[flow/config.mk]
export PLATFORM = sky130hd
export DESIGN_NAME = color_centroid
export DESIGN_NICKNAME = color_centroid
export VERILOG_FILES = /design/flow/design.v
export SDC_FILE = /design/flow/constraint.sdc
export NUM_CORES = 4
export LEC_CHECK = 0
export CAP_MARGIN = 30
export CORE_MARGIN = 2
export CORE_UTILIZATION = 72
export SLEW_MARGIN = 20
[flow/constraint.sdc]
create_clock -name core_clock -period 6.72 [get_ports {clk}]
set_input_delay 1.3440 -clock core_clock [delete_from_list [all_inputs] [get_ports {clk}]]
set_output_delay 1.3440 -clock core_clock [all_outputs]
set_load 0.01 [all_outputs]
[flow/design.v]
module color_proc
  # (parameter
      c_img_cols    = 160,  
      c_img_rows    = 120,  
      c_img_pxls    = c_img_cols * c_img_rows,
      c_nb_img_pxls = $clog2(c_img_pxls),  
      c_nb_cols     = $clog2(c_img_cols),
      c_nb_rows     = $clog2(c_img_rows),
      c_outframe_cols = 16,  
      c_outframe_rows = 8,   
      c_inframe_cols = c_img_cols-2*c_outframe_cols,  
      c_inframe_rows = c_img_rows-2*c_outframe_rows,  
      c_inframe_pxls = c_inframe_cols * c_inframe_rows,  
      c_nb_inframe_pxls = $clog2(c_inframe_pxls),  
      c_nb_inframe_cols = $clog2(c_inframe_cols),  
      c_hist_bins = 8,  
      c_nb_hist_bins = 3,  
      c_nb_hist_val = 11,  
      c_min_colorpixels = 128,   
    c_nb_buf_red   =  4,   
    c_nb_buf_green =  4,   
    c_nb_buf_blue  =  4,   
    c_nb_buf       =   c_nb_buf_red + c_nb_buf_green + c_nb_buf_blue
  )
  (
    input        rst,        
    input        clk,        
    input [2:0] rgbfilter,  
    input        new_frame_i,  
    input  [c_nb_buf-1:0]      orig_pxl,   
    output [c_nb_img_pxls-1:0] orig_addr,  
    output                     proc_we,   
    output [c_nb_buf-1:0]      proc_pxl,  
    output [c_nb_img_pxls-1:0] proc_addr,  
    output reg   new_frame_proc_o,  
    output reg [c_nb_inframe_pxls-1:0] colorpxls_o,
    output [c_nb_hist_val-1:0] colorpxls_bin0,
    output [c_nb_hist_val-1:0] colorpxls_bin1,
    output [c_nb_hist_val-1:0] colorpxls_bin2,
    output [c_nb_hist_val-1:0] colorpxls_bin3,
    output [c_nb_hist_val-1:0] colorpxls_bin4,
    output [c_nb_hist_val-1:0] colorpxls_bin5,
    output [c_nb_hist_val-1:0] colorpxls_bin6,
    output [c_nb_hist_val-1:0] colorpxls_bin7,
    output reg [c_nb_inframe_pxls-2:0] colorpxls_left_o,
    output reg [c_nb_inframe_pxls-2:0] colorpxls_rght_o,
    output reg [c_nb_inframe_pxls-2:0] colorpxls_bin012_o,
    output reg [c_nb_inframe_pxls-2:0] colorpxls_bin567_o,  
    output reg [c_nb_inframe_pxls-2:0] colorpxls_bin01_o,
    output reg [c_nb_inframe_pxls-2:0] colorpxls_bin67_o  
  );
  localparam c_msb_red = c_nb_buf-1;
  localparam c_msb_blu = c_nb_buf_blue-1;
  localparam c_msb_grn = c_msb_blu + c_nb_buf_green;
  reg [c_nb_img_pxls-1:0]  cnt_pxl;
  reg [c_nb_img_pxls-1:0]  cnt_pxl_proc;
  reg [c_nb_img_pxls-1:0]  cnt_pxl_proc_rg;  
  wire end_pxl_cnt;
  wire end_ln;
  wire inner_frame;  
  reg  inner_frame_rg;  
  wire [c_nb_buf_red-1:0]   red;
  wire [c_nb_buf_green-1:0] grn;
  wire [c_nb_buf_blue-1:0]  blu;
  wire [5:0] rgb222;
  reg    red_limit;
  reg    grn_limit;  
  reg    blu_limit;  
  reg    yel_limit;  
  reg    cya_limit;  
  reg    mag_limit;  
  reg    gra_limit;  
  reg    color_threshold;  
  wire    whi_limit;  
  wire red_gt_grn, red_gt_blu, grn_gt_blu;
  wire [c_nb_buf_red-1:0]  red_grn_absdif;
  wire [c_nb_buf_red-1:0]  red_blu_absdif;
  wire [c_nb_buf_green-1:0] grn_blu_absdif;
  localparam  [c_nb_buf_red-1:0] c_simil_limit = 2;  
  localparam  [c_nb_buf_red-1:0] c_vdif_limit = 7;  
  wire red_grn_simil, red_blu_simil, grn_blu_simil;
  wire red_grn_vdif, red_blu_vdif, grn_blu_vdif;
  localparam  C_BLACK_PXL = {c_nb_img_pxls{1'b0}};
  integer ind; 
  reg [c_nb_hist_val-1:0] histogram_tmp [c_hist_bins-1:0]; 
  reg [c_nb_hist_val-1:0] histogram     [c_hist_bins-1:0]; 
  reg [c_nb_inframe_pxls-1:0] colorpxls;
  reg [c_nb_inframe_pxls-2:0] colorpxls_left;
  reg [c_nb_inframe_pxls-2:0] colorpxls_rght;
  reg [c_nb_inframe_pxls-2:0] colorpxls_bin012;
  reg [c_nb_inframe_pxls-2:0] colorpxls_bin567;  
  reg [c_nb_inframe_pxls-2:0] colorpxls_bin01;
  reg [c_nb_inframe_pxls-2:0] colorpxls_bin67;  
  reg [c_nb_cols-1:0] col, col_rg;
  wire [c_nb_cols-1:0] col_inframe;
  wire [c_nb_hist_bins-1:0] hist_bin;
  reg  [c_nb_hist_bins-1:0] hist_bin_rg;  
  reg [c_nb_rows-1:0] row_num;
  reg       processing;  
  reg [c_nb_buf-1:0] orig_pxl_rg; 
  assign red = orig_pxl[c_msb_red:c_msb_grn+1];
  assign grn = orig_pxl[c_msb_grn:c_msb_blu+1];
  assign blu = orig_pxl[c_msb_blu:0];
  reg    proc_we_rg1, proc_we_rg2;
  always @ (posedge rst, posedge clk)
  begin
    if (rst) begin
      orig_pxl_rg     <= 0;
      inner_frame_rg  <= 1'b0;
      hist_bin_rg     <= 0;
      cnt_pxl_proc_rg <= 0;
      proc_we_rg2     <= 0;
    end
    else begin
      orig_pxl_rg    <= orig_pxl;
      inner_frame_rg <= inner_frame;
      hist_bin_rg    <= hist_bin;
      cnt_pxl_proc_rg <= cnt_pxl_proc;
      proc_we_rg2     <= proc_we_rg1;
    end
  end
  always @ (posedge rst, posedge clk)
  begin
    if (rst) begin
      cnt_pxl    <= 0;
      cnt_pxl_proc <= 0;
      processing <= 1'b0;    
      proc_we_rg1 <= 1'b0;    
    end
    else begin
      proc_we_rg1 <= processing;   
      if (processing) begin
        cnt_pxl_proc <= cnt_pxl;
        if (end_pxl_cnt) begin
          cnt_pxl <= 0;
          processing <= 1'b0;
        end
        else
          cnt_pxl <= cnt_pxl + 1'b1;
      end
      else begin  
        if (new_frame_i) begin
          processing <= 1'b1;
        end
      end
    end
  end
  assign end_pxl_cnt = (cnt_pxl == c_img_pxls-1) ? 1'b1 : 1'b0;
  assign orig_addr = cnt_pxl;
  assign proc_addr = cnt_pxl_proc_rg;
  assign end_ln = (col == c_img_cols-1)? 1'b1 : 1'b0;
  always @ (posedge clk, posedge rst) 
  begin
    if (rst) begin   
      row_num <=0;
    end 
    else begin
      if (processing) begin
        if (end_pxl_cnt) begin
          row_num <= 0;
        end
        else if (end_ln) begin
          row_num <= row_num +1'b1;
        end
      end
      else begin
        row_num <=0;
      end
    end 
  end
  always @ (posedge clk, posedge rst) 
  begin
    if (rst) begin   
      col <= 0;
    end 
    else begin
      if (processing) begin
        if (end_ln) begin
          col <= 0;
        end
        else begin
          col <= col +1'b1;
        end 
      end 
      else begin
        col <=0;
      end
    end
  end
  always @ (posedge clk, posedge rst)
  begin
    if (rst) begin
      col_rg <= 0;
    end
    else begin
      col_rg <= col;
    end
  end 
  assign inner_frame = (col_rg  >= c_outframe_cols  &&   
                        col_rg  <  c_img_cols-c_outframe_cols &&   
                        row_num >= c_outframe_rows &&    
                        row_num <  c_img_rows-c_outframe_rows)   
                     ? 1'b1 : 1'b0;
  assign rgb222 = {red[c_nb_buf_red-1:c_nb_buf_red-2],
                   grn[c_nb_buf_green-1:c_nb_buf_green-2],
                   blu[c_nb_buf_blue-1:c_nb_buf_blue-2]};
  assign red_gt_grn = (red > grn) ? 1'b1 : 1'b0;
  assign red_gt_blu = (red > blu) ? 1'b1 : 1'b0;
  assign grn_gt_blu = (grn > blu) ? 1'b1 : 1'b0;
  assign red_grn_absdif = red_gt_grn ? red - grn : grn - red;
  assign red_blu_absdif = red_gt_blu ? red - blu : blu - red;
  assign grn_blu_absdif = grn_gt_blu ? grn - blu : blu - grn;
  assign red_grn_simil = (red_grn_absdif <= c_simil_limit) ? 1'b1 : 1'b0;
  assign red_blu_simil = (red_blu_absdif <= c_simil_limit) ? 1'b1 : 1'b0;
  assign grn_blu_simil = (grn_blu_absdif <= c_simil_limit) ? 1'b1 : 1'b0;
  assign red_grn_vdif = (red_grn_absdif >= c_vdif_limit) ? 1'b1 : 1'b0;
  assign red_blu_vdif = (red_blu_absdif >= c_vdif_limit) ? 1'b1 : 1'b0;
  assign grn_blu_vdif = (grn_blu_absdif >= c_vdif_limit) ? 1'b1 : 1'b0;
  always @ (*)
  begin
    red_limit = 1'b0;
    grn_limit = 1'b0;
    blu_limit = 1'b0;
    yel_limit = 1'b0;
    cya_limit = 1'b0;
    mag_limit = 1'b0;
    gra_limit = 1'b0;
    if (red_gt_grn) begin               
      if (red_gt_blu) begin              
        if (grn_gt_blu) begin              
          if (red_grn_vdif) begin            
            red_limit = 1'b1;                 
          end
          else if (red_grn_simil) begin      
            if (red_blu_simil) begin         
              gra_limit = 1'b1;                 
            end
            else if (grn_blu_vdif) begin     
              yel_limit = 1'b1;                 
            end
          end
        end
        else begin                        
          if (red_blu_vdif) begin            
            red_limit = 1'b1;                 
          end
          else if (red_blu_simil) begin      
            if (red_grn_simil) begin         
              gra_limit = 1'b1;                 
            end
            else if (grn_blu_vdif) begin     
              mag_limit = 1'b1;                 
            end
          end
        end
      end
      else begin                          
        if (red_blu_vdif) begin             
          blu_limit = 1'b1;                   
        end
        else if (red_blu_simil) begin       
          if (grn_blu_simil) begin            
            gra_limit = 1'b1;                   
          end
          else if (red_grn_vdif) begin        
            mag_limit = 1'b1;                   
          end
        end
      end
    end
    else begin                          
      if (red_gt_blu) begin               
        if (red_grn_vdif) begin             
          grn_limit = 1'b1;                  
        end
        else if (red_grn_simil) begin     
          if (red_blu_vdif) begin          
            yel_limit = 1'b1;               
          end
          else if (grn_blu_simil) begin    
            gra_limit = 1'b1;                
          end
        end
      end
      else begin                          
        if (grn_gt_blu) begin               
          if (grn_blu_vdif) begin            
            grn_limit = 1'b1;                   
          end
          else if (grn_blu_simil) begin       
            if (red_blu_vdif) begin             
              cya_limit = 1'b1;                  
            end
            else if (red_grn_simil) begin       
              gra_limit = 1'b1;                   
            end
          end
        end
        else begin                        
          if (grn_blu_vdif) begin          
            blu_limit = 1'b1;                   
          end
          else if (grn_blu_simil) begin     
            if (red_blu_simil) begin         
              gra_limit = 1'b1;                   
            end
            else if (red_grn_vdif) begin     
              cya_limit = 1'b1;                  
            end
          end
        end
      end
    end
  end
  assign whi_limit = gra_limit &
                     red[c_nb_buf_red-1]   &
                     grn[c_nb_buf_green-1] &
                     blu[c_nb_buf_blue-1]  &
                     red[c_nb_buf_red-2]   &
                     grn[c_nb_buf_green-2] &
                     blu[c_nb_buf_blue-2];
  assign col_inframe = col_rg - c_outframe_cols;
  assign hist_bin = col_inframe[c_nb_inframe_cols-1:c_nb_inframe_cols-c_nb_hist_bins];   
  always @ (posedge clk, posedge rst) 
  begin
    if (rst) begin  
      for(ind=0;ind<c_hist_bins;ind=ind+1) begin
        histogram_tmp[ind] <=  0;  
      end
      colorpxls         <= 0;  
      colorpxls_left    <= 0;  
      colorpxls_rght    <= 0;  
      colorpxls_bin012 <= 0;
      colorpxls_bin567 <= 0; 
      colorpxls_bin01  <= 0; 
      colorpxls_bin67  <= 0; 
    end 
    else begin 
      if (end_pxl_cnt) begin
        for(ind=0;ind<c_hist_bins;ind=ind+1) begin
          histogram_tmp[ind]  <= 0;  
        end
        colorpxls         <= 0;  
        colorpxls_left    <= 0;  
        colorpxls_rght    <= 0;  
        colorpxls_bin012 <= 0;
        colorpxls_bin567 <= 0; 
        colorpxls_bin01  <= 0; 
        colorpxls_bin67  <= 0; 
      end
      else begin
        if (inner_frame_rg == 1'b1) begin
          if (color_threshold == 1'b1) begin  
            histogram_tmp[hist_bin_rg] <= histogram_tmp[hist_bin_rg] + 1'b1;
            colorpxls <= colorpxls + 1;
            case (hist_bin)
              3'd0: begin
                colorpxls_left   <= colorpxls_left   + 1'b1;  
                colorpxls_bin012 <= colorpxls_bin012 + 1'b1;  
                colorpxls_bin01  <= colorpxls_bin01  + 1'b1;  
              end
              3'd1: begin
                colorpxls_left   <= colorpxls_left   + 1'b1;  
                colorpxls_bin012 <= colorpxls_bin012 + 1'b1;  
                colorpxls_bin01  <= colorpxls_bin01  + 1'b1;  
              end
              3'd2: begin
                colorpxls_left   <= colorpxls_left   + 1'b1;  
                colorpxls_bin012 <= colorpxls_bin012 + 1'b1;  
              end
              3'd3: begin
                colorpxls_left   <= colorpxls_left + 1'b1;   
              end
              3'd4: begin
                colorpxls_rght   <= colorpxls_rght + 1'b1;   
              end
              3'd5: begin
                colorpxls_rght   <= colorpxls_rght  + 1'b1;   
                colorpxls_bin567 <= colorpxls_bin567 + 1'b1;  
              end
              3'd6: begin
                colorpxls_rght   <= colorpxls_rght   + 1'b1;  
                colorpxls_bin567 <= colorpxls_bin567 + 1'b1;  
                colorpxls_bin67  <= colorpxls_bin67  + 1'b1;  
              end
              3'd7: begin
                colorpxls_rght   <= colorpxls_rght   + 1'b1;  
                colorpxls_bin567 <= colorpxls_bin567 + 1'b1;  
                colorpxls_bin67  <= colorpxls_bin67  + 1'b1;  
              end
            endcase
          end
        end
      end
    end
  end
  always @ (posedge clk, posedge rst) 
  begin
    if (rst) begin
      new_frame_proc_o   <= 1'b0;
      for(ind=0;ind<c_hist_bins;ind=ind+1) begin
        histogram[ind] <= 0;  
      end     
      colorpxls_o        <= 0;
      colorpxls_left_o   <= 0;
      colorpxls_rght_o   <= 0;
      colorpxls_bin012_o <= 0;
      colorpxls_bin567_o <= 0;
      colorpxls_bin01_o  <= 0;
      colorpxls_bin67_o  <= 0;
    end
    else if (end_pxl_cnt) begin
      new_frame_proc_o   <= 1'b1;
      for(ind=0;ind<c_hist_bins;ind=ind+1) begin
        histogram[ind] <= histogram_tmp[ind];
      end   
      colorpxls_o        <= colorpxls;
      colorpxls_left_o   <= colorpxls_left;
      colorpxls_rght_o   <= colorpxls_rght;
      colorpxls_bin012_o <= colorpxls_bin012;
      colorpxls_bin567_o <= colorpxls_bin567;
      colorpxls_bin01_o  <= colorpxls_bin01;
      colorpxls_bin67_o  <= colorpxls_bin67;
    end
    else
      new_frame_proc_o  <= 1'b0;
  end
  assign colorpxls_bin0 = histogram[0];
  assign colorpxls_bin1 = histogram[1];
  assign colorpxls_bin2 = histogram[2];
  assign colorpxls_bin3 = histogram[3];
  assign colorpxls_bin4 = histogram[4];
  assign colorpxls_bin5 = histogram[5];
  assign colorpxls_bin6 = histogram[6];
  assign colorpxls_bin7 = histogram[7];
  assign proc_pxl = color_threshold ? orig_pxl_rg : C_BLACK_PXL;
  assign proc_we  = proc_we_rg2;
  always @ (posedge clk)  
  begin
    color_threshold <= 1'b1;
    case (rgbfilter)
      3'b000:  
        color_threshold <= 1'b1;
      3'b100: begin  
        color_threshold <= red_limit;
      end
      3'b010: begin  
        color_threshold <= grn_limit;
      end
      3'b001: begin  
        color_threshold <= blu_limit;
      end
      3'b110: begin  
        color_threshold <= yel_limit;
      end
      3'b101: begin  
        color_threshold <= mag_limit;
      end
      3'b011: begin  
        color_threshold <= cya_limit;
      end
      3'b111: begin  
        color_threshold <= whi_limit;
      end
    endcase
  end
endmodule
module centroid
  # (parameter
      c_img_cols    = 160,  
      c_img_rows    = 120,  
      c_img_pxls    = c_img_cols * c_img_rows,
      c_nb_img_pxls = $clog2(c_img_pxls),  
      c_nb_cols     = $clog2(c_img_cols),
      c_nb_rows     = $clog2(c_img_rows),
      c_inframe_cols = 128,  
      c_inframe_rows = 104,  
      c_inframe_pxls = c_inframe_cols * c_inframe_rows,  
      c_nb_inframe_pxls = $clog2(c_inframe_pxls),  
      c_hist_bins = 8,  
      c_nb_hist_bins = $clog2(c_hist_bins),  
      c_nb_hist_val = $clog2(c_inframe_rows *(c_inframe_cols/c_hist_bins)), 
      c_nb_centroid = 8,
      c_nb_prox  = 3,
      c_min_colorpxls = 128  
  )
  (
    input        rst,        
    input        clk,        
    input        new_frame_proc_i,  
    input [c_nb_inframe_pxls-1:0] colorpxls_i,
    input [c_nb_hist_val-1:0] colorpxls_bin0_i,
    input [c_nb_hist_val-1:0] colorpxls_bin7_i,
    input [c_nb_inframe_pxls-2:0] colorpxls_left_i,
    input [c_nb_inframe_pxls-2:0] colorpxls_rght_i,
    input [c_nb_inframe_pxls-2:0] colorpxls_bin012_i,  
    input [c_nb_inframe_pxls-2:0] colorpxls_bin567_i,  
    input [c_nb_inframe_pxls-2:0] colorpxls_bin01_i,  
    input [c_nb_inframe_pxls-2:0] colorpxls_bin67_i,  
    output reg [c_nb_centroid-1:0] centroid_o,
    output reg new_centroid_o,      
    output reg [c_nb_prox-1:0] proximity_o   
  );
  wire [c_nb_inframe_pxls-2:0] colorpxls_half;
  wire [c_nb_inframe_pxls-2:0] colorpxls_div;
  reg [c_nb_centroid-1:0] centroid_tmp;
  reg [c_nb_prox-1:0]     proximity_tmp;    
  wire left;
  wire [c_nb_inframe_pxls-2:0] absdif_lft_rght;
  assign left = (colorpxls_left_i > colorpxls_rght_i) ? 1'b1 : 1'b0;
  assign absdif_lft_rght = (left == 1'b1) ? (colorpxls_left_i - colorpxls_rght_i) :
                                            (colorpxls_rght_i - colorpxls_left_i);
  assign colorpxls_half = colorpxls_i[c_nb_inframe_pxls-1:1];
  assign colorpxls_div = {3'b0 , colorpxls_i[c_nb_inframe_pxls-1:4]};
  always @(*) 
  begin
    centroid_tmp = 0;  
    if (colorpxls_i <= c_min_colorpxls)  
      centroid_tmp = 0;
    else if (absdif_lft_rght < colorpxls_div)   
      centroid_tmp[4:3] = 2'b11;  
    else if (left) begin  
      if (colorpxls_bin0_i >= colorpxls_half) 
        centroid_tmp[0] = 1'b1;  
      else if (colorpxls_bin01_i >= colorpxls_half) 
        centroid_tmp[1] = 1'b1;  
      else if (colorpxls_bin012_i >= colorpxls_half) 
        centroid_tmp[2] = 1'b1;  
      else  
        centroid_tmp[3] = 1'b1;  
    end
    else begin  
      if (colorpxls_bin7_i >= colorpxls_half) 
        centroid_tmp[7] = 1'b1;  
      else if (colorpxls_bin67_i >= colorpxls_half) 
        centroid_tmp[6] = 1'b1;  
      else if (colorpxls_bin567_i >= colorpxls_half) 
        centroid_tmp[5] = 1'b1;  
      else  
        centroid_tmp[4] = 1'b1;  
    end
  end
  always @(*)
  begin
    if (colorpxls_i[c_nb_inframe_pxls-1] == 1'b1) begin  
        proximity_tmp = 3'd7; 
    end
    else if (colorpxls_i[c_nb_inframe_pxls-2] == 1'b1) begin  
      if (colorpxls_i[c_nb_inframe_pxls-3] == 1'b1) begin  
        proximity_tmp = 3'd7;   
      end
      else
        proximity_tmp = 3'd6;   
    end
    else if (colorpxls_i[c_nb_inframe_pxls-3] == 1'b1) begin  
      proximity_tmp = 3'd5;   
    end
    else if (colorpxls_i[c_nb_inframe_pxls-4] == 1'b1) begin  
      proximity_tmp = 3'd4;   
    end
    else if (colorpxls_i[c_nb_inframe_pxls-5] == 1'b1) begin  
      proximity_tmp = 3'd3;   
    end
    else if (colorpxls_i[c_nb_inframe_pxls-6] == 1'b1) begin  
      proximity_tmp = 3'd2;   
    end
    else if (colorpxls_i[c_nb_inframe_pxls-7] == 1'b1) begin  
      proximity_tmp = 3'd1;   
    end
    else
      proximity_tmp = 3'd0;   
  end
  always @ (posedge clk, posedge rst) 
  begin
    if (rst) begin
      new_centroid_o <= 1'b0;
      centroid_o <= 0; 
      proximity_o <= 0;
    end
    else begin
      new_centroid_o <= new_frame_proc_i;
      if (new_frame_proc_i == 1'b1) begin
        centroid_o <= centroid_tmp; 
        proximity_o <= proximity_tmp;
      end
    end
  end
endmodule
module color_centroid
  (
    input         clk,
    input         rst,           
    input  [2:0]  rgbfilter,     
    input         new_frame_i,   
    output [14:0] orig_addr,
    input  [11:0] orig_pxl,
    output        proc_we,
    output [14:0] proc_addr,
    output [11:0] proc_pxl,
    output [7:0]  centroid,
    output        new_centroid,
    output [2:0]  proximity
  );
  localparam c_img_cols      = 160;
  localparam c_img_rows      = 120;
  localparam c_img_pxls      = c_img_cols * c_img_rows;
  localparam c_nb_img_cols   = 8;
  localparam c_nb_img_rows   = 7;
  localparam c_nb_img_pxls   = 15;
  localparam c_outframe_cols = 16;
  localparam c_outframe_rows = 8;
  localparam c_inframe_cols  = c_img_cols-2*c_outframe_cols;  
  localparam c_inframe_rows  = c_img_rows-2*c_outframe_rows;  
  localparam c_inframe_pxls  = c_inframe_cols * c_inframe_rows;  
  localparam c_nb_inframe_pxls = 14;
  localparam c_hist_bins     = 8;
  localparam c_nb_hist_bins  = 3;
  localparam c_nb_hist_val   = 11;
  localparam c_nb_centroid   = 8;
  localparam c_nb_prox       = 3;
  localparam c_nb_buf_red    = 4;
  localparam c_nb_buf_green  = 4;
  localparam c_nb_buf_blue   = 4;
  localparam c_nb_buf        = 12;
  wire [c_nb_hist_val-1:0] colorpxls_bin0;
  wire [c_nb_hist_val-1:0] colorpxls_bin7;
  wire [c_nb_inframe_pxls-1:0] colorpxls;
  wire [c_nb_inframe_pxls-2:0] colorpxls_left;
  wire [c_nb_inframe_pxls-2:0] colorpxls_rght;
  wire [c_nb_inframe_pxls-2:0] colorpxls_bin012;
  wire [c_nb_inframe_pxls-2:0] colorpxls_bin567;
  wire [c_nb_inframe_pxls-2:0] colorpxls_bin01;
  wire [c_nb_inframe_pxls-2:0] colorpxls_bin67;
  wire new_frame_proc;
  color_proc
    #(
      .c_img_cols     (c_img_cols),
      .c_img_rows     (c_img_rows),
      .c_img_pxls     (c_img_pxls),
      .c_nb_cols      (c_nb_img_cols),
      .c_nb_rows      (c_nb_img_rows),
      .c_nb_img_pxls  (c_nb_img_pxls),
      .c_outframe_cols(c_outframe_cols),
      .c_outframe_rows(c_outframe_rows),
      .c_inframe_cols (c_inframe_cols),
      .c_inframe_rows (c_inframe_rows),
      .c_inframe_pxls (c_inframe_pxls),
      .c_hist_bins    (c_hist_bins),
      .c_nb_hist_val  (c_nb_hist_val),
      .c_nb_buf_red   (c_nb_buf_red),
      .c_nb_buf_green (c_nb_buf_green),
      .c_nb_buf_blue  (c_nb_buf_blue),
      .c_nb_buf       (c_nb_buf)
    )
    color_filter
    (
      .rst        (rst),
      .clk        (clk),
      .rgbfilter  (rgbfilter),
      .new_frame_i(new_frame_i),
      .orig_addr  (orig_addr),
      .orig_pxl   (orig_pxl),
      .proc_we    (proc_we),
      .proc_addr  (proc_addr),
      .proc_pxl   (proc_pxl),
      .new_frame_proc_o (new_frame_proc),
      .colorpxls_o    (colorpxls),
      .colorpxls_bin0 (colorpxls_bin0),
      .colorpxls_bin1 (),
      .colorpxls_bin2 (),
      .colorpxls_bin3 (),
      .colorpxls_bin4 (),
      .colorpxls_bin5 (),
      .colorpxls_bin6 (),
      .colorpxls_bin7 (colorpxls_bin7),
      .colorpxls_left_o   (colorpxls_left),
      .colorpxls_rght_o   (colorpxls_rght),
      .colorpxls_bin012_o (colorpxls_bin012),
      .colorpxls_bin567_o (colorpxls_bin567),
      .colorpxls_bin01_o  (colorpxls_bin01),
      .colorpxls_bin67_o  (colorpxls_bin67)
    );
  centroid
    #(
      .c_img_cols     (c_img_cols),
      .c_img_rows     (c_img_rows),
      .c_img_pxls     (c_img_pxls),
      .c_nb_cols      (c_nb_img_cols),
      .c_nb_rows      (c_nb_img_rows),
      .c_nb_img_pxls  (c_nb_img_pxls),
      .c_inframe_cols (c_inframe_cols),
      .c_inframe_rows (c_inframe_rows),
      .c_inframe_pxls (c_inframe_pxls),
      .c_hist_bins    (c_hist_bins),
      .c_nb_hist_bins (c_nb_hist_bins),
      .c_nb_hist_val  (c_nb_hist_val),
      .c_nb_centroid  (c_nb_centroid),
      .c_nb_prox      (c_nb_prox),
      .c_min_colorpxls(128)
    )
    centroid_calc
    (
      .rst              (rst),
      .clk              (clk),
      .new_frame_proc_i (new_frame_proc),
      .colorpxls_i      (colorpxls),
      .colorpxls_bin0_i (colorpxls_bin0),
      .colorpxls_bin7_i (colorpxls_bin7),
      .colorpxls_left_i  (colorpxls_left),
      .colorpxls_rght_i  (colorpxls_rght),
      .colorpxls_bin012_i(colorpxls_bin012),
      .colorpxls_bin567_i(colorpxls_bin567),
      .colorpxls_bin01_i (colorpxls_bin01),
      .colorpxls_bin67_i (colorpxls_bin67),
      .centroid_o     (centroid),
      .new_centroid_o (new_centroid),
      .proximity_o    (proximity)
    );
endmodule
[flow/run.sh]
#!/bin/bash
# the make line also repeats each setting of config.mk as NAME=value (left out here)
make -C /OpenROAD-flow-scripts/flow DESIGN_CONFIG=/design/flow/config.mk WORK_HOME=/design/flow/orfs CLKGATE_MAP_FILE= finish
==> results of run 1 <==
==> cell type report <==
class                           instances  share of cell area [%]
Clock buffer                           54                    4.91
Timing Repair Buffer                   87                    3.68
Clock inverter                         20                   0.799
Tap cell                              384                    2.06
Inverter                               95                    1.57
Sequential cell                       395                    42.3
Multi-Input combinational cell       1586                    44.6
==> per-stage QoR <==
step                      hold slack [ns]  power, mW  setup slack [ns]
after floorplan                     0.331       3.25            0.0742
after global placement              0.342       3.54              1.97
after detailed placement            0.343       3.56              1.89
after CTS                           0.364       5.79              2.03
after global routing                0.374       6.00              1.65
final                               0.358       5.79              2.02
==> metal layers <==
metal / share of wire, % / global-route usage (%) / wire (um) / up-vias
li1: - / - / - / 7573
met1: 41 / 43.0 / 20400 / 8077
met2: 49 / 56.7 / 24800 / 609
met3: 6.2 / 6.01 / 3090 / 135
met4: 3.8 / 13.4 / 1890 / 0
met5: 0 / 0 / 0 / -
==> ds_physical_params.txt, run 1 <==
Implementation parameters

Parameter                              Value

Critical path
  Startpoint of the most critical setup path .................. color_filter.colorpxls_rght_o[1]$_DFFE_PP0P_
  Worst Reg2Reg Path Length in Cells .................. 20
  Worst Path Max Fanout .................. 7
  Count of cell instances traversed by the critical path .................. 20
  Path type of the worst setup path .................. flop to flop
  Launch point of the worst reg-to-reg path .................. color_filter.colorpxls_rght_o[1]$_DFFE_PP0P_
  Endpoint of the most critical register-to-register path .................. centroid_calc.centroid_o[7]$_DFFE_PP0P_
  Worst Setup Start Kind .................. flop
  Number of buffers and inverters on the critical path .................. 1
  Element type at the critical path end .................. flop
  Required time of the critical path .................. between 7 and 8 ns
  Data arrival, critical path .................. approximately 5 ns
  Worst setup path endpoint .................. centroid_calc.centroid_o[7]$_DFFE_PP0P_
  Slack of the worst reg-to-reg path .................. about 2.0 ns
  Cell with the largest stage delay on the worst path .................. sky130_fd_sc_hd__nor4b_2
  CP cell instances .................. inv_1 -> ha_1 -> nor2b_1 -> o21ai_1 -> a211oi_2 -> nor4b_2 -> or2_1 -> mux2_2 -> a21oi_1 -> o21ai_0 -> xor2_1 -> ha_1 -> a21o_1 -> a211oi_1 -> a21oi_1 -> nor3_1 -> o21bai_1 -> nor3b_1 -> o211a_4 -> o32ai_2
  Critical path's largest stage delay .................. approximately 0.44 ns
  Family with the most delay on the worst path .................. AND-OR/OR-AND gates

Synth
  Leading cell types by total area after synthesis .................. sky130_fd_sc_hd__dfrtp_1 47%, sky130_fd_sc_hd__ha_1 8.8%, sky130_fd_sc_hd__nand2_1 6.7%
  Xor/xnor share of the synthesized area .................. 4.57%
  And+or+nand+nor area frac .................. between 10% and 20%
  Cell count listed in synth_stat.txt .................. roughly 2,200
  Synthesized area .................. about 21,000 sq um
  Ys async rst share .................. about 100%
  Top FF cell, synth .................. sky130_fd_sc_hd__dfrtp_1
  Dominant comb cell .................. simple AND/OR/NAND/NOR gates
  Count of library flops with an enable pin .................. 0
  Compound-Gate Fraction of Synth Area .................. roughly an eighth
  Cells after Synth .................. ~2,200
  Total of warnings raised by yosys .................. 4
  Library cell with the highest instance count after synthesis .................. sky130_fd_sc_hd__dfrtp_1
  Multiplexer fraction of the synthesized cell area .................. just under 5%
  Post-synthesis cell type with the largest combined area .................. sky130_fd_sc_hd__dfrtp_1
  Post-Syn Area per Cell .................. about 9.7 sq um
  Post-synth top cells .................. 394 x sky130_fd_sc_hd__dfrtp_1, 377 x sky130_fd_sc_hd__nand2_1, 167 x sky130_fd_sc_hd__nor2_1
  Count of unique library cells instantiated by Yosys .................. roughly 93
  Register bit total from synthesis .................. ~400
  Proportion of netlist area held by the largest area contributor .................. a little under half
  Synth Area in Adders .................. a little under a tenth
  Net count after synthesis .................. between 2,000 and 2,500
  YS chip area .................. 21,000 sq um
  Seq/Total Area, Yosys .................. a little under half

Placed design
  Total half-perimeter wirelength after legalization and detailed placement .................. around 33 mm
  Total instance count after detailed placement .................. 2,547
  Global placement routability congestion .................. 0.916
  Total of buffers placed on input and output ports .................. a little over 70
  Placement-stage cell area .................. between 20,000 and 25,000 sq um

GRT
  Number of antenna violations at the first check in global routing .................. 0
  First-pass GRT wire length .................. slightly above 80 mm
  Maximum number of pins on one net before global-route repair .................. 183
  Total routing resource utilization after global routing .................. between 30% and 40%
  Remaining global-route overflow .................. 0
  Number of global-route vias before repair .................. between 15,000 and 20,000

Outcome
  Outcome .................. no timing/DRC/antenna violations

Power and ir drop
  Combinational logic power .................. 0.952 mW
  Part of the total power dissipated in combinational logic .................. roughly 16%
  VDD IR-drop max .................. 0.301 mV
  Clock network power .................. around 2.2 mW
  Part of the total power dissipated in sequential elements .................. between 40% and 50%
  Top power group .................. sequential cells
  Power density of the placed cells .................. 248 nW/um^2
  Flop+latch power .................. ~2.6 mW
  Power dissipated by switching net loads .................. approximately 1.7 mW
  Total leakage power .................. approximately 11 nW
  Internal power .................. 4.12 mW
  Part of the power in the clock network .................. between 30% and 40%
  Switching share of total power .................. 28.9%

Timing
  Setup repair after global routing missed its margin .................. no
  Final min period .................. ~4.7 ns
  Max-slew headroom .................. between 20% and 30%
  Setup TNS .................. 0 ns
  Fmax achieved .................. ~0.21 GHz
  Final Hold Violating Endpoints .................. 0
  Measured slew at the worst slew-check pin .................. approximately 1.1 ns
  Endpoints failing setup .................. 0
  Number of pins with negative max-slew slack in the final report .................. 0
  Layout Skew .................. around 0.025 ns
  Share of the cycle needed by the critical path after routing .................. between 60% and 70%

Routing
  Sum of routed wire length over all layers .................. ~50 mm
  ANT nets after route .................. 0
  Via count .................. between 15,000 and 20,000
  Iter 0 DRT Violations .................. 1,262
  Vias/cell .................. about 6.3
  Pre-Repair DR Iteration Count .................. 5
  WL/cell .................. around 19 um
  Number of antenna cells inserted .................. 0
  Number of design rule violations left after detail routing .................. 0

Clock tree
  Count of buffers added by post-CTS timing repair for setup .................. 0
  Post-cts sizing count .................. 0
  Number of buffers created by CTS .................. 41
  Worst-skew pair later-pin latency .................. roughly 0.55 ns
  CTS HTree Levels .................. 2
  CTS tree .................. done
  Number of clock sinks seen by CTS .................. ~400
  Count of hold-fix buffers inserted at cts .................. 0
  Root Buffer .................. sky130_fd_sc_hd__clkbuf_16
  Buffer levels on the longest clock path .................. 3
  Clock transition at the registers of the reported paths .................. 0.07 ns

Layout
  Number of filler cells placed in the layout .................. 1,797
  Area delta synth->final .................. 11.1%
  Fin area .................. approximately 23,000 sq um
  Fin util .................. 81.3%
  Comb area .................. around 10,000 sq um
  Total number of nets in the final design .................. around 2,400
  Non-Filler Instances .................. 2,621
  Sequential cell area .................. 9880 sq um

Worst hold path
  Hold Crit Start .................. color_filter.proc_we_rg1$_DFF_PP0_
  Hold endpoint .................. color_filter.proc_we_rg2$_DFF_PP0_
  Hold crit path type .................. flop to flop
  Number of stages on the worst hold path .................. 0

Die
  Placeable Area .................. roughly 29,000 sq um
  DIE AREA .................. 30,600 sq um
  Die width .................. about 170 um
  Initial cell density of the core .................. 73.2%
  I/O pin count .................. around 73
  Placement Rows .................. between 60 and 70
  Floorplan die height .................. 175 um

Flow run
  Count of tool warnings .................. just over 60
  Count of max-cap constraint violations .................. 0
==> run 2: changes to the inputs <==
Settings changed: CAP_MARGIN 30 to 20, PLACE_DENSITY from default to 0.95, SETUP_SLACK_MARGIN from default to 2.22.
Clock period 6.72 ns to 7.55 ns, I/O delays scaled along.
==> ds_physical_params.txt, run 2 <==
Implementation parameters

Parameter                              Value

Critical path
  Element type at the critical path end .................. flop
  Critical path's largest stage delay .................. ~0.56 ns
  Cell with the largest stage delay on the worst path .................. sky130_fd_sc_hd__or2_2
  Launch point of the worst reg-to-reg path .................. color_filter.colorpxls_rght_o[1]$_DFFE_PP0P_
  Worst setup path endpoint .................. centroid_calc.centroid_o[7]$_DFFE_PP0P_
  Family with the most delay on the worst path .................. simple AND/OR/NAND/NOR gates
  Startpoint of the most critical setup path .................. color_filter.colorpxls_rght_o[1]$_DFFE_PP0P_
  Worst Path Max Fanout .................. 23
  Endpoint of the most critical register-to-register path .................. centroid_calc.centroid_o[7]$_DFFE_PP0P_
  Count of cell instances traversed by the critical path .................. 20
  Path type of the worst setup path .................. flop to flop
  Required time of the critical path .................. slightly below 8 ns
  Slack of the worst reg-to-reg path .................. between 2 and 3 ns
  Worst Setup Start Kind .................. flop
  Data arrival, critical path .................. roughly 5.4 ns
  Worst Reg2Reg Path Length in Cells .................. 20
  Number of buffers and inverters on the critical path .................. 1
  CP cell instances .................. inv_1 -> ha_1 -> nor2b_1 -> o21ai_1 -> a211oi_2 -> nor4b_2 -> or2_2 -> mux2_2 -> a21oi_1 -> o21ai_0 -> xor2_1 -> ha_1 -> a21o_1 -> a211oi_1 -> a21oi_1 -> nor3_1 -> o21bai_1 -> nor3b_1 -> o211a_4 -> o32ai_2

Timing
  Setup TNS .................. 0 ns
  Max-slew headroom .................. a little under a quarter
  Endpoints failing setup .................. 0
  Fmax achieved .................. between 0.2 and 0.25 GHz
  Measured slew at the worst slew-check pin .................. roughly 1.2 ns
  Number of pins with negative max-slew slack in the final report .................. 0
  Layout Skew .................. between 0.015 and 0.02 ns
  Fin worst setup slack .................. roughly 2.6 ns
  Setup repair after global routing missed its margin .................. no
  Share of the cycle needed by the critical path after routing .................. between 60% and 70%
  Final min period .................. around 5 ns
  Final Hold Violating Endpoints .................. 0

Worst hold path
  Hold crit path type .................. flop to flop
  Number of stages on the worst hold path .................. 0
  Hold Crit Start .................. color_filter.proc_we_rg1$_DFF_PP0_
  Hold endpoint .................. color_filter.proc_we_rg2$_DFF_PP0_

Synth
  Count of unique library cells instantiated by Yosys .................. about 93
  Register bit total from synthesis .................. between 300 and 400
  Multiplexer fraction of the synthesized cell area .................. 4.85%
  Library cell with the highest instance count after synthesis .................. sky130_fd_sc_hd__dfrtp_1
  Proportion of netlist area held by the largest area contributor .................. between 40 and 50%
  Post-synth top cells .................. 394 x sky130_fd_sc_hd__dfrtp_1, 377 x sky130_fd_sc_hd__nand2_1, 167 x sky130_fd_sc_hd__nor2_1
  Synth Area in Adders .................. under 10%
  YS chip area .................. between 20,000 and 25,000 sq um
  Top FF cell, synth .................. sky130_fd_sc_hd__dfrtp_1
  And+or+nand+nor area frac .................. 17.8%
  Cell count listed in synth_stat.txt .................. 2,155
  Seq/Total Area, Yosys .................. 47.0%
  Post-Syn Area per Cell .................. 9.75 sq um
  Ys async rst share .................. approximately 100%
  Synthesized area .................. between 20,000 and 25,000 sq um
  Compound-Gate Fraction of Synth Area .................. approximately 13%
  Post-synthesis cell type with the largest combined area .................. sky130_fd_sc_hd__dfrtp_1
  Cells after Synth .................. between 2,000 and 2,500
  Dominant comb cell .................. simple AND/OR/NAND/NOR gates
  Net count after synthesis .................. ~2,300
  Xor/xnor share of the synthesized area .................. under 10%
  Leading cell types by total area after synthesis .................. sky130_fd_sc_hd__dfrtp_1 47%, sky130_fd_sc_hd__ha_1 8.8%, sky130_fd_sc_hd__nand2_1 6.7%
  Total of warnings raised by yosys .................. 4
  Count of library flops with an enable pin .................. 0

Routing
  Pre-Repair DR Iteration Count .................. 6
  Number of antenna cells inserted .................. 0
  Via count .................. ~17,000
  Vias/cell .................. about 6.6
  WL/cell .................. between 20 and 25 um
  Iter 0 DRT Violations .................. 1,962
  Number of design rule violations left after detail routing .................. 0
  ANT nets after route .................. 0
  Sum of routed wire length over all layers .................. 54.0 mm

GRT
  Total routing resource utilization after global routing .................. between 30 and 40%
  Remaining global-route overflow .................. 0
  Number of global-route vias before repair .................. roughly 17,000
  First-pass GRT wire length .................. 87.7 mm
  Number of antenna violations at the first check in global routing .................. 0
  Maximum number of pins on one net before global-route repair .................. between 150 and 200

Power and ir drop
  Power dissipated by switching net loads .................. roughly 1.5 mW
  Clock network power .................. a little over 2 mW
  Internal power .................. between 3 and 4 mW
  Combinational logic power .................. around 0.87 mW
  Part of the total power dissipated in sequential elements .................. between 40% and 50%
  Total leakage power .................. approximately 11 nW
  Flop+latch power .................. 2.31 mW
  Part of the power in the clock network .................. between 30% and 40%
  VDD IR-drop max .................. about 0.25 mV
  Power density of the placed cells .................. about 220 nW/um^2
  Top power group .................. sequential cells
  Switching share of total power .................. ~29%
  Part of the total power dissipated in combinational logic .................. 16.8%

Die
  Initial cell density of the core .................. roughly 73%
  DIE AREA .................. about 30,000 sq um
  Placement Rows .................. between 60 and 70
  I/O pin count .................. 73
  Placeable Area .................. 28,700 sq um
  Die width .................. roughly 170 um
  Floorplan die height .................. roughly 170 um

Clock tree
  Root Buffer .................. sky130_fd_sc_hd__clkbuf_16
  Buffer levels on the longest clock path .................. 3
  Worst-skew pair later-pin latency .................. 0.55 ns
  Clock transition at the registers of the reported paths .................. around 0.06 ns
  CTS tree .................. done
  Number of buffers created by CTS .................. between 40 and 50
  Count of hold-fix buffers inserted at cts .................. 0
  Number of clock sinks seen by CTS .................. between 300 and 400
  CTS HTree Levels .................. 2

Placed design
  Global placement routability congestion .................. between 0.9 and 1
  Total half-perimeter wirelength after legalization and detailed placement .................. around 34 mm
  Total instance count after detailed placement .................. between 2,000 and 3,000
  Total of buffers placed on input and output ports .................. 72
  Placement-stage cell area .................. around 22,000 sq um
  Worst setup slack after placement .................. between 2 and 2.5 ns

Layout
  Fin util .................. about 80%
  Total number of nets in the final design .................. 2,377
  Non-Filler Instances .................. 2,617
  Area delta synth->final .................. 10.9%
  Fin area .................. about 23,000 sq um

Outcome
  Outcome .................. no timing/DRC/antenna violations

Flow run
  Count of tool warnings .................. 61
  Count of max-cap constraint violations .................. 0
[run 2: layout make-up]
class / instances / area [sq um]
Fill cell: 1579 / 5400
Tap cell: 384 / 480
Inverter: 95 / 365
Clock buffer: 61 / 1220
Sequential cell: 395 / 9880
Timing Repair Buffer: 85 / 843
Multi-Input combinational cell: 1586 / 10400
Clock inverter: 11 / 91.3
[run 2: repair_timing]
item                       CTS  global route
buffers inserted             0             0
setup endpoints to repair    0             8
resized                      0             1
[run 2: metrics by stage]
step	hold WS (ns)	total power [mW]
after global placement	0.337	3.13
after global routing	0.368	5.34
after detailed placement	0.340	3.17
final	0.352	5.19
after floorplan	0.331	2.89
after CTS	0.354	5.16
[run 2: routing by layer]
metal | part of all wire [%] | track usage (%)
met1 | 38 | 44.3
met2 | 49 | 59.1
met3 | 8.2 | 7.33
met4 | 5.4 | 18.9
met5 | 0 | 0
==> run 3: changes to the inputs <==
Settings changed: ABC_AREA from default to 1, CTS_CLUSTER_DIAMETER from default to 32, PLACE_DENSITY 0.95 to 0.35, SETUP_SLACK_MARGIN 2.22 to 1.0.
Clock period 7.55 ns to 3.39 ns, I/O delays scaled along.
==> ds_physical_params.txt, run 3 <==
Physical implementation characteristics

Parameter                              Value

Placed design
  Global placement routability congestion .................. just under 1
  Placement-stage cell area .................. around 23,000 sq um
  Total half-perimeter wirelength after legalization and detailed placement .................. about 40 mm
  Worst setup slack after placement .................. around 0.090 ns
  Total of buffers placed on input and output ports .................. roughly 70

Clock tree
  Buffer levels on the longest clock path .................. 3
  Root Buffer .................. sky130_fd_sc_hd__clkbuf_16
  Number of buffers created by CTS .................. around 73
  Number of clock sinks seen by CTS .................. ~400
  CTS HTree Levels .................. 3

Synth
  Net count after synthesis .................. just under 3,000
  Synthesized area .................. approximately 22,000 sq um
  Count of library flops with an enable pin .................. 0
  Synth Area in Adders .................. under 10%
  Total of warnings raised by yosys .................. 4
  Library cell with the highest instance count after synthesis .................. sky130_fd_sc_hd__nand2_1
  Multiplexer fraction of the synthesized cell area .................. less than 1%
  Compound-Gate Fraction of Synth Area .................. 11.8%
  Xor/xnor share of the synthesized area .................. between 1.5 and 2%
  Leading cell types by total area after synthesis .................. sky130_fd_sc_hd__dfrtp_1 45%, sky130_fd_sc_hd__nand2_1 12%, sky130_fd_sc_hd__ha_1 8.4%
  Register bit total from synthesis .................. a little under 400
  Cell count listed in synth_stat.txt .................. around 2,800
  Cells after Synth .................. roughly 2,800
  Post-synthesis cell type with the largest combined area .................. sky130_fd_sc_hd__dfrtp_1
  Seq/Total Area, Yosys .................. 45.1%
  YS chip area .................. between 20,000 and 25,000 sq um
  Ys async rst share .................. 99.7%
  Dominant comb cell .................. simple AND/OR/NAND/NOR gates
  Post-Syn Area per Cell .................. approximately 8 sq um
  Post-synth top cells .................. 719 x sky130_fd_sc_hd__nand2_1, 394 x sky130_fd_sc_hd__dfrtp_1, 329 x sky130_fd_sc_hd__inv_1
  Top FF cell, synth .................. sky130_fd_sc_hd__dfrtp_1
  Count of unique library cells instantiated by Yosys .................. 60
  Proportion of netlist area held by the largest area contributor .................. between 40% and 50%
  And+or+nand+nor area frac .................. 24.7%

Die
  Placeable Area .................. slightly below 30,000 sq um
  Floorplan die height .................. 178 um
  I/O pin count .................. about 73
  DIE AREA .................. roughly 32,000 sq um
  Die width .................. ~180 um
  Initial cell density of the core .................. between 70% and 80%
  Placement Rows .................. approximately 63

GRT
  Total routing resource utilization after global routing .................. between 80 and 90%
  Remaining global-route overflow .................. between 100 and 150

Outcome
  Halt Stage .................. global routing (5_1_grt)
  Error message .................. [ERROR GRT-0232] Routing congestion too high. Check the congestion heatmap in the GUI.
  Outcome .................. did not finish
==> run 3: layer usage <==
metal / GRT overflow / GRT usage (%)
met1: 2 / 79.9
met2: 75 / 95.1
met3: 4 / 70.0
met4: 51 / 81.6
met5: 1 / 43.3
==> run 3: timing repair <==
action / 4_1_cts
pin swaps: 37
endpoints found under the setup margin: 217
hold endpoints to repair: 0
cloned: 8
hold buffers: 0
gates resized: 168
setup buffers: 82
==> run 3: per-stage QoR <==
stage	std cells	power, mW	util (%)
3_5_place_dp	3201	5.26	78.8
2_1_floorplan	2750	5.11	-
4_1_cts	3427	12.6	91.8
3_3_place_gp	3201	5.25	78.8
==> run 4: changes to the inputs <==
Settings changed: ABC_AREA 1 to default, CAP_MARGIN 20 to 0, CORE_UTILIZATION 72 to 35, CTS_CLUSTER_DIAMETER 32 to default, GPL_ROUTABILITY_DRIVEN from default to 0, HOLD_SLACK_MARGIN from default to -0.02, MAX_ROUTING_LAYER from default to met4, PLACE_DENSITY 0.35 to default, SETUP_SLACK_MARGIN 1.0 to default, SLEW_MARGIN 20 to 25, TNS_END_PERCENT from default to 35.
Clock period 3.39 ns to 10.0 ns, I/O delays scaled along.
==> ds_physical_params.txt, run 4 <==
Implementation parameters

Parameter                              Value

Outcome
  Outcome .................. no timing/DRC/antenna violations

Layout
  Fin area .................. ~24,000 sq um
  Area delta synth->final .................. 14.1%
  Total number of nets in the final design .................. 2,384
  Fin util .................. about 41%

Routing
  Number of antenna cells inserted .................. 0
  Iter 0 DRT Violations .................. between 1,000 and 1,500
  WL/cell .................. approximately 17 um
  Number of design rule violations left after detail routing .................. 0
  Sum of routed wire length over all layers .................. approximately 50 mm
  Via count .................. between 15,000 and 20,000
  Pre-Repair DR Iteration Count .................. 5
  Vias/cell .................. approximately 5.2
  ANT nets after route .................. 0

Critical path
  Worst Setup Start Kind .................. flop
  Startpoint of the most critical setup path .................. color_filter.colorpxls_rght_o[1]$_DFFE_PP0P_
  CP cell instances .................. inv_1 -> ha_1 -> nor2b_1 -> o21ai_1 -> a211oi_2 -> nor4b_2 -> or2_1 -> mux2_2 -> a21oi_1 -> o21ai_0 -> xor2_1 -> ha_1 -> a21o_1 -> a211oi_1 -> a21oi_1 -> nor3_1 -> o21bai_1 -> nor3b_1 -> o211a_4 -> o32ai_2
  Count of cell instances traversed by the critical path .................. 20
  Slack of the worst reg-to-reg path .................. about 4.8 ns
  Critical path's largest stage delay .................. a little over 0.8 ns
  Cell with the largest stage delay on the worst path .................. sky130_fd_sc_hd__or2_1
  Number of buffers and inverters on the critical path .................. 1
  Element type at the critical path end .................. flop
  Worst setup path endpoint .................. centroid_calc.centroid_o[7]$_DFFE_PP0P_
  Endpoint of the most critical register-to-register path .................. centroid_calc.centroid_o[7]$_DFFE_PP0P_
  Data arrival, critical path .................. roughly 5.7 ns
  Worst Path Max Fanout .................. 23
  Worst Reg2Reg Path Length in Cells .................. 20
  Required time of the critical path .................. about 10 ns
  Family with the most delay on the worst path .................. simple AND/OR/NAND/NOR gates
  Launch point of the worst reg-to-reg path .................. color_filter.colorpxls_rght_o[1]$_DFFE_PP0P_
  Path type of the worst setup path .................. flop to flop

Clock tree
  Number of clock sinks seen by CTS .................. slightly below 400
  Count of buffers added by post-CTS timing repair for setup .................. 0
  CTS tree .................. done
  Root Buffer .................. sky130_fd_sc_hd__clkbuf_16
  Count of hold-fix buffers inserted at cts .................. 0
  CTS HTree Levels .................. 2
  Post-cts sizing count .................. 0
  Buffer levels on the longest clock path .................. 3
  Worst-skew pair later-pin latency .................. 0.58 ns
  Clock transition at the registers of the reported paths .................. roughly 0.060 ns
  Number of buffers created by CTS .................. between 40 and 50

Timing
  Layout Skew .................. about 0.021 ns
  Endpoints failing setup .................. 0
  Final min period .................. approximately 5.2 ns
  Setup repair after global routing missed its margin .................. no
  Setup TNS .................. 0 ns
  Measured slew at the worst slew-check pin .................. 0.975 ns
  Final Hold Violating Endpoints .................. 0
  Worst hold slack across all endpoints .................. around 0.36 ns
  Max-slew headroom .................. a little over a third
  Share of the cycle needed by the critical path after routing .................. about 52%
  Fmax achieved .................. 0.191 GHz
  Number of pins with negative max-slew slack in the final report .................. 0

Synth
  Post-synthesis cell type with the largest combined area .................. sky130_fd_sc_hd__dfrtp_1
  Total of warnings raised by yosys .................. 4
  Ys async rst share .................. around 100%
  YS chip area .................. between 20,000 and 25,000 sq um
  Top FF cell, synth .................. sky130_fd_sc_hd__dfrtp_1
  Multiplexer fraction of the synthesized cell area .................. between 4 and 5%
  Post-Syn Area per Cell .................. slightly below 10 sq um
  Synth Area in Adders .................. around a tenth
  Compound-Gate Fraction of Synth Area .................. about 13%
  Count of library flops with an enable pin .................. 0
  Dominant comb cell .................. simple AND/OR/NAND/NOR gates
  Xor/xnor share of the synthesized area .................. 4.57%
  Register bit total from synthesis .................. 395
  Library cell with the highest instance count after synthesis .................. sky130_fd_sc_hd__dfrtp_1
  Leading cell types by total area after synthesis .................. sky130_fd_sc_hd__dfrtp_1 47%, sky130_fd_sc_hd__ha_1 8.8%, sky130_fd_sc_hd__nand2_1 6.7%
  And+or+nand+nor area frac .................. about 18%
  Cell count listed in synth_stat.txt .................. ~2,200
  Net count after synthesis .................. 2,328
  Seq/Total Area, Yosys .................. between 40% and 50%
  Count of unique library cells instantiated by Yosys .................. approximately 93
  Proportion of netlist area held by the largest area contributor .................. roughly 47%
  Cells after Synth .................. between 2,000 and 2,500
  Post-synth top cells .................. 394 x sky130_fd_sc_hd__dfrtp_1, 377 x sky130_fd_sc_hd__nand2_1, 167 x sky130_fd_sc_hd__nor2_1
  Synthesized area .................. between 20,000 and 25,000 sq um

Worst hold path
  Hold crit path type .................. flop to flop
  Number of stages on the worst hold path .................. 0
  Hold Crit Start .................. color_filter.proc_we_rg1$_DFF_PP0_
  Hold endpoint .................. color_filter.proc_we_rg2$_DFF_PP0_

GRT
  Number of antenna violations at the first check in global routing .................. 0
  Maximum number of pins on one net before global-route repair .................. roughly 170
  First-pass GRT wire length .................. 84.6 mm
  Remaining global-route overflow .................. 0
  Number of global-route vias before repair .................. approximately 16,000
  Total routing resource utilization after global routing .................. between 15 and 20%

Power and ir drop
  Clock network power .................. 1.62 mW
  Flop+latch power .................. around 1.7 mW
  Combinational logic power .................. ~0.64 mW
  Power dissipated by switching net loads .................. between 1 and 1.5 mW
  Part of the total power dissipated in sequential elements .................. a little over two fifths
  Top power group .................. sequential cells
  Internal power .................. ~2.8 mW
  Part of the power in the clock network .................. around two fifths
  Part of the total power dissipated in combinational logic .................. ~16%
  Power density of the placed cells .................. around 170 nW/um^2
  Total leakage power .................. 11.4 nW
  VDD IR-drop max .................. just over 0.1 mV
  Design Power .................. about 4 mW
  Switching share of total power .................. between 20% and 30%

Die
  I/O pin count .................. approximately 73
  Placement Rows .................. 89
  Floorplan die height .................. approximately 250 um
  DIE AREA .................. 62,000 sq um
  Die width .................. between 200 and 250 um
  Placeable Area .................. approximately 59,000 sq um
  Initial cell density of the core .................. 35.5%

Flow run
  Count of tool warnings .................. roughly 58
  Count of max-cap constraint violations .................. 0

Placed design
  Total of buffers placed on input and output ports .................. 72
  Placement-stage cell area .................. about 22,000 sq um
  Total half-perimeter wirelength after legalization and detailed placement .................. 34.2 mm
-- run 4: metrics by stage --
step                      worst slack (ns)  std cells
after floorplan                       2.70       2155
after global placement                4.60       2935
after detailed placement              4.47       2935
after CTS                             4.77       3016
after global routing                  4.39       3017
final                                 4.76       3017
-- run 4: cell type report --
type                            count  area (sq um)
Clock buffer                       62          1290
Fill cell                        5712         35200
Multi-Input combinational cell   1586         10400
Inverter                           95           365
Clock inverter                     19           161
Tap cell                          773           967
Timing Repair Buffer               87           871
Sequential cell                   395          9880
-- run 4: metal layers --
metal  global-route usage [%]  wire (um)  vias to the layer above
met5                        -          0                        -
met4                     5.18       1290                        0
met3                     2.40       1940                       92
met2                     28.3      24300                      338
met1                     21.3      22700                     7724
li1                         -          -                     7589
==> run 5: changes to the inputs <==
Settings changed: CAP_MARGIN 0 to 20, CORE_UTILIZATION 35 to 40, GPL_ROUTABILITY_DRIVEN 0 to default, HOLD_SLACK_MARGIN -0.02 to default, MAX_ROUTING_LAYER met4 to default, SETUP_SLACK_MARGIN from default to -0.41, SLEW_MARGIN 25 to 20, TNS_END_PERCENT 35 to default.
Clock period 10.0 ns to 5.31 ns, I/O delays scaled along.
==> ds_physical_params.txt, run 5 <==
Implementation parameters

Parameter                              Value

GRT
  Total routing resource utilization after global routing .................. between 10% and 20%
  Remaining global-route overflow .................. 0
  First-pass GRT wire length .................. around 84 mm
  Maximum number of pins on one net before global-route repair .................. ~110
  Number of antenna violations at the first check in global routing .................. 0
  Number of global-route vias before repair .................. between 15,000 and 20,000

Critical path
  Family with the most delay on the worst path .................. AND-OR/OR-AND gates
  Slack of the worst reg-to-reg path .................. 0.67 ns
  Critical path's largest stage delay .................. around 0.44 ns
  Path type of the worst setup path .................. flop to flop
  Count of cell instances traversed by the critical path .................. 20
  Worst Setup Start Kind .................. flop
  Worst setup path endpoint .................. centroid_calc.centroid_o[7]$_DFFE_PP0P_
  Worst Path Max Fanout .................. 7
  CP cell instances .................. inv_1 -> ha_1 -> nor2b_1 -> o21ai_1 -> a211oi_2 -> nor4b_2 -> or2_1 -> mux2_2 -> a21oi_1 -> o21ai_0 -> xor2_1 -> ha_1 -> a21o_1 -> a211oi_1 -> a21oi_1 -> nor3_1 -> o21bai_1 -> nor3b_1 -> o211a_4 -> o32ai_2
  Element type at the critical path end .................. flop
  Number of buffers and inverters on the critical path .................. 1
  Required time of the critical path .................. ~5.8 ns
  Cell with the largest stage delay on the worst path .................. sky130_fd_sc_hd__nor4b_2
  Endpoint of the most critical register-to-register path .................. centroid_calc.centroid_o[7]$_DFFE_PP0P_
  Startpoint of the most critical setup path .................. color_filter.colorpxls_rght_o[1]$_DFFE_PP0P_
  Worst Reg2Reg Path Length in Cells .................. 20
  Launch point of the worst reg-to-reg path .................. color_filter.colorpxls_rght_o[1]$_DFFE_PP0P_
  Data arrival, critical path .................. approximately 5.1 ns

Synth
  Cells after Synth .................. around 2,200
  Net count after synthesis .................. around 2,300
  YS chip area .................. between 20,000 and 25,000 sq um
  Count of unique library cells instantiated by Yosys .................. between 90 and 100
  Top FF cell, synth .................. sky130_fd_sc_hd__dfrtp_1
  Leading cell types by total area after synthesis .................. sky130_fd_sc_hd__dfrtp_1 47%, sky130_fd_sc_hd__ha_1 8.8%, sky130_fd_sc_hd__nand2_1 6.7%
  Count of library flops with an enable pin .................. 0
  Synthesized area .................. between 20,000 and 25,000 sq um
  Post-Syn Area per Cell .................. approximately 9.7 sq um
  Ys async rst share .................. around 100%
  Register bit total from synthesis .................. ~400
  Post-synth top cells .................. 394 x sky130_fd_sc_hd__dfrtp_1, 377 x sky130_fd_sc_hd__nand2_1, 167 x sky130_fd_sc_hd__nor2_1
  Seq/Total Area, Yosys .................. ~47%
  Cell count listed in synth_stat.txt .................. 2,155
  Post-synthesis cell type with the largest combined area .................. sky130_fd_sc_hd__dfrtp_1
  Dominant comb cell .................. simple AND/OR/NAND/NOR gates
  Synth Area in Adders .................. under 10%
  Compound-Gate Fraction of Synth Area .................. between 10% and 20%
  Multiplexer fraction of the synthesized cell area .................. 4.85%
  And+or+nand+nor area frac .................. between 10% and 20%
  Total of warnings raised by yosys .................. 4
  Library cell with the highest instance count after synthesis .................. sky130_fd_sc_hd__dfrtp_1
  Xor/xnor share of the synthesized area .................. roughly 4.6%
  Proportion of netlist area held by the largest area contributor .................. a little under half

Routing
  Number of antenna cells inserted .................. 0
  Sum of routed wire length over all layers .................. just over 50 mm
  Pre-Repair DR Iteration Count .................. 7
  Iter 0 DRT Violations .................. a little over 900
  Vias/cell .................. around 5.3
  Via count .................. 15,700
  ANT nets after route .................. 0
  WL/cell .................. roughly 17 um
  Number of design rule violations left after detail routing .................. 0

Layout
  Comb area .................. roughly 10,000 sq um
  Area delta synth->final .................. 14.3%
  Fin util .................. a little under half
  Number of filler cells placed in the layout .................. between 4,000 and 5,000
  Sequential cell area .................. between 9000 and 10,000 sq um
  Total number of nets in the final design .................. 2,389
  Non-Filler Instances .................. 2,932
  Fin area .................. around 24,000 sq um

Clock tree
  Buffer levels on the longest clock path .................. 3
  Number of clock sinks seen by CTS .................. 395
  CTS tree .................. done
  Count of buffers added by post-CTS timing repair for setup .................. 0
  Post-cts sizing count .................. 0
  Count of hold-fix buffers inserted at cts .................. 0
  Number of buffers created by CTS .................. around 46
  Root Buffer .................. sky130_fd_sc_hd__clkbuf_16
  Clock transition at the registers of the reported paths .................. approximately 0.06 ns
  CTS HTree Levels .................. 2
  Worst-skew pair later-pin latency .................. approximately 0.57 ns

Die
  Placement Rows .................. 83
  Die width .................. 233 um
  Initial cell density of the core .................. 40.7%
  Placeable Area .................. just over 50,000 sq um
  I/O pin count .................. between 70 and 80
  Floorplan die height .................. approximately 230 um
  DIE AREA .................. 54,400 sq um

Placed design
  Total of buffers placed on input and output ports .................. slightly above 70
  Total instance count after detailed placement .................. 2,848
  Total half-perimeter wirelength after legalization and detailed placement .................. around 35 mm
  Placement-stage cell area .................. roughly 22,000 sq um
  Global placement routability congestion .................. roughly 0.88

Outcome
  Outcome .................. no timing/DRC/antenna violations

Power and ir drop
  Flop+latch power .................. approximately 3.3 mW
  Total leakage power .................. around 11 nW
  Part of the total power dissipated in combinational logic .................. around 16%
  Internal power .................. around 5.6 mW
  Power density of the placed cells .................. 325 nW/um^2
  Part of the total power dissipated in sequential elements .................. 42.2%
  Combinational logic power .................. 1.23 mW
  Switching share of total power .................. about 28%
  VDD IR-drop max .................. around 0.28 mV
  Top power group .................. sequential cells
  Clock network power .................. 3.28 mW
  Part of the power in the clock network .................. 42.1%
  Power dissipated by switching net loads .................. ~2.2 mW

Timing
  Setup repair after global routing missed its margin .................. no
  Number of pins with negative max-slew slack in the final report .................. 0
  Max-slew headroom .................. between 30% and 40%
  Endpoints failing setup .................. 0
  Measured slew at the worst slew-check pin .................. approximately 1.0 ns
  Layout Skew .................. 0.0174 ns
  Worst hold slack across all endpoints .................. ~0.35 ns
  Final min period .................. ~4.6 ns
  Share of the cycle needed by the critical path after routing .................. ~90%
  Final Hold Violating Endpoints .................. 0
  Fmax achieved .................. between 0.2 and 0.25 GHz

Flow run
  Count of max-cap constraint violations .................. 0
  Count of tool warnings .................. between 50 and 60

Worst hold path
  Hold endpoint .................. color_filter.proc_we_rg2$_DFF_PP0_
  Hold Crit Start .................. color_filter.proc_we_rg1$_DFF_PP0_
  Number of stages on the worst hold path .................. 0
  Hold crit path type .................. flop to flop
## run 5: final cells by class
class                      count  area share, %
multi-input combinational   1586           43.4
sequential                   395           41.1
clock buffer                  65           5.51
timing repair buffer          92           3.84
tap                          680           3.54
inverter                      95           1.52
clock inverter                19           1.06
## run 5: routing by layer
| metal | part of all wire, % | global-route usage [%] |
|---|---|---|
| met1 | 44 | 25.1 |
| met2 | 49 | 32.5 |
| met4 | 3.0 | 7.09 |
| met5 | 0 | 0 |
| met3 | 3.9 | 2.78 |
## run 5: stage by stage
stage | setup WS (ns) | total power, mW | TNS, ns
2_1_floorplan | -1.05 | 4.11 | -415.21
3_3_place_gp | 0.777 | 4.56 | 0
3_5_place_dp | 0.684 | 4.57 | 0
4_1_cts | 0.638 | 7.90 | 0
5_1_grt | 0.198 | 8.16 | 0
6_report | 0.670 | 7.80 | 0
==> run 6: changes to the inputs <==
Settings changed: CORE_UTILIZATION 40 to 72, PLACE_DENSITY from default to 0.65, SETUP_SLACK_MARGIN -0.41 to default.
Clock period 5.31 ns to 3.85 ns, I/O delays scaled along.
==> ds_physical_params.txt, run 6 <==
Implementation parameters

Parameter                              Value

Outcome
  Outcome .................. complete, but fails checks
  Layout check failures .............. setup timing

Synth
  Xor/xnor share of the synthesized area .................. under 10%
  Cells after Synth .................. between 2,000 and 2,500
  Dominant comb cell .................. simple AND/OR/NAND/NOR gates
  Synth Area in Adders .................. 9.52%
  Library cell with the highest instance count after synthesis .................. sky130_fd_sc_hd__dfrtp_1
  Synthesized area .................. about 21,000 sq um
  Post-synth top cells .................. 394 x sky130_fd_sc_hd__dfrtp_1, 377 x sky130_fd_sc_hd__nand2_1, 167 x sky130_fd_sc_hd__nor2_1
  Post-synthesis cell type with the largest combined area .................. sky130_fd_sc_hd__dfrtp_1
  Multiplexer fraction of the synthesized cell area .................. slightly below 5%
  Leading cell types by total area after synthesis .................. sky130_fd_sc_hd__dfrtp_1 47%, sky130_fd_sc_hd__ha_1 8.8%, sky130_fd_sc_hd__nand2_1 6.7%
  Ys async rst share .................. between 90% and 100%
  Register bit total from synthesis .................. ~400
  Cell count listed in synth_stat.txt .................. around 2,200
  Count of library flops with an enable pin .................. 0
  Net count after synthesis .................. 2,328
  Compound-Gate Fraction of Synth Area .................. between 10 and 15%
  Count of unique library cells instantiated by Yosys .................. around 93
  Seq/Total Area, Yosys .................. between 40 and 50%

Critical path
  Path type of the worst setup path .................. flop to flop
  Required time of the critical path .................. 4.26 ns
  Endpoint of the most critical register-to-register path .................. centroid_calc.centroid_o[7]$_DFFE_PP0P_
  Worst Reg2Reg Path Length in Cells .................. 18
  Worst Setup Start Kind .................. flop
  Count of cell instances traversed by the critical path .................. 18

Die
  Placement Rows .................. slightly above 60
  DIE AREA .................. 30,600 sq um
  Floorplan die height .................. between 150 and 200 um
  Die width .................. approximately 170 um
  Initial cell density of the core .................. about three quarters
  I/O pin count .................. 73

Power and ir drop
  Combinational logic power .................. approximately 1.7 mW
  Internal power .................. ~7.2 mW
  Clock network power .................. approximately 3.9 mW
  Power density of the placed cells .................. ~420 nW/um^2
  Flop+latch power .................. 4.54 mW
  Design Power .................. 10.2 mW
  Part of the total power dissipated in sequential elements .................. approximately 45%
  Switching share of total power .................. approximately 29%
  Top power group .................. sequential cells
  Power dissipated by switching net loads .................. a little under 3 mW

Timing
  Final Hold Violating Endpoints .................. 0
  Final min period .................. between 3 and 4 ns
  Layout Skew .................. approximately 0.019 ns
  Endpoints failing setup .................. 1
  Number of pins with negative max-slew slack in the final report .................. 0
  Setup repair after global routing missed its margin .................. yes
  Fin worst setup slack .................. -0.00293 ns

Worst hold path
  Hold crit path type .................. flop to flop
  Hold endpoint .................. color_filter.cnt_pxl_proc_rg[6]$_DFF_PP0_
  Hold Crit Start .................. color_filter.cnt_pxl_proc[6]$_DFFE_PP0P_

GRT
  Number of antenna violations at the first check in global routing .................. 0
  Maximum number of pins on one net before global-route repair .................. between 100 and 150
  Remaining global-route overflow .................. 0
  Total routing resource utilization after global routing .................. around a third

Flow run
  Count of tool warnings .................. around 60
  Count of max-cap constraint violations .................. 0

Routing
  WL/cell .................. between 15 and 20 um
  Number of antenna cells inserted .................. 0
  Sum of routed wire length over all layers .................. around 52 mm
  Pre-Repair DR Iteration Count .................. 9
  Number of design rule violations left after detail routing .................. 0

Placed design
  Global placement routability congestion .................. just over 0.9
  Total half-perimeter wirelength after legalization and detailed placement .................. between 30 and 40 mm
  Worst setup slack after placement .................. -0.144 ns

Clock tree
  Count of hold-fix buffers inserted at cts .................. 0
  Buffer levels on the longest clock path .................. 3
  Number of buffers created by CTS .................. 41
  Number of clock sinks seen by CTS .................. 395

Layout
  Total number of nets in the final design .................. between 2,000 and 2,500
-- run 6: metal layers --
metal	up-vias	global-route usage, %	part of all wire, %
li1	7744	-	-
met1	8305	46.3	41
met3	146	5.77	6.1
met2	633	59.3	50
met4	0	12.7	3.2
met5	-	0	0
-- run 6: repair_timing --
item                       CTS  global route
setup buffers                4             1
gates resized               27            11
setup endpoints to repair    8             8
pin swaps                   12            18
-- run 6: area by class of cell --
type,count,area (sq um),share of cell area (%)
timing repair buffer,158,1440,5.94
clock buffer,60,1200,4.96
inverter,95,365,1.51
sequential,395,9880,40.9
tap,384,480,1.99
clock inverter,9,124,0.513
multi-input combinational,1586,10700,44.2
Power figures rest on the tool's default switching activity, not on a simulated workload.
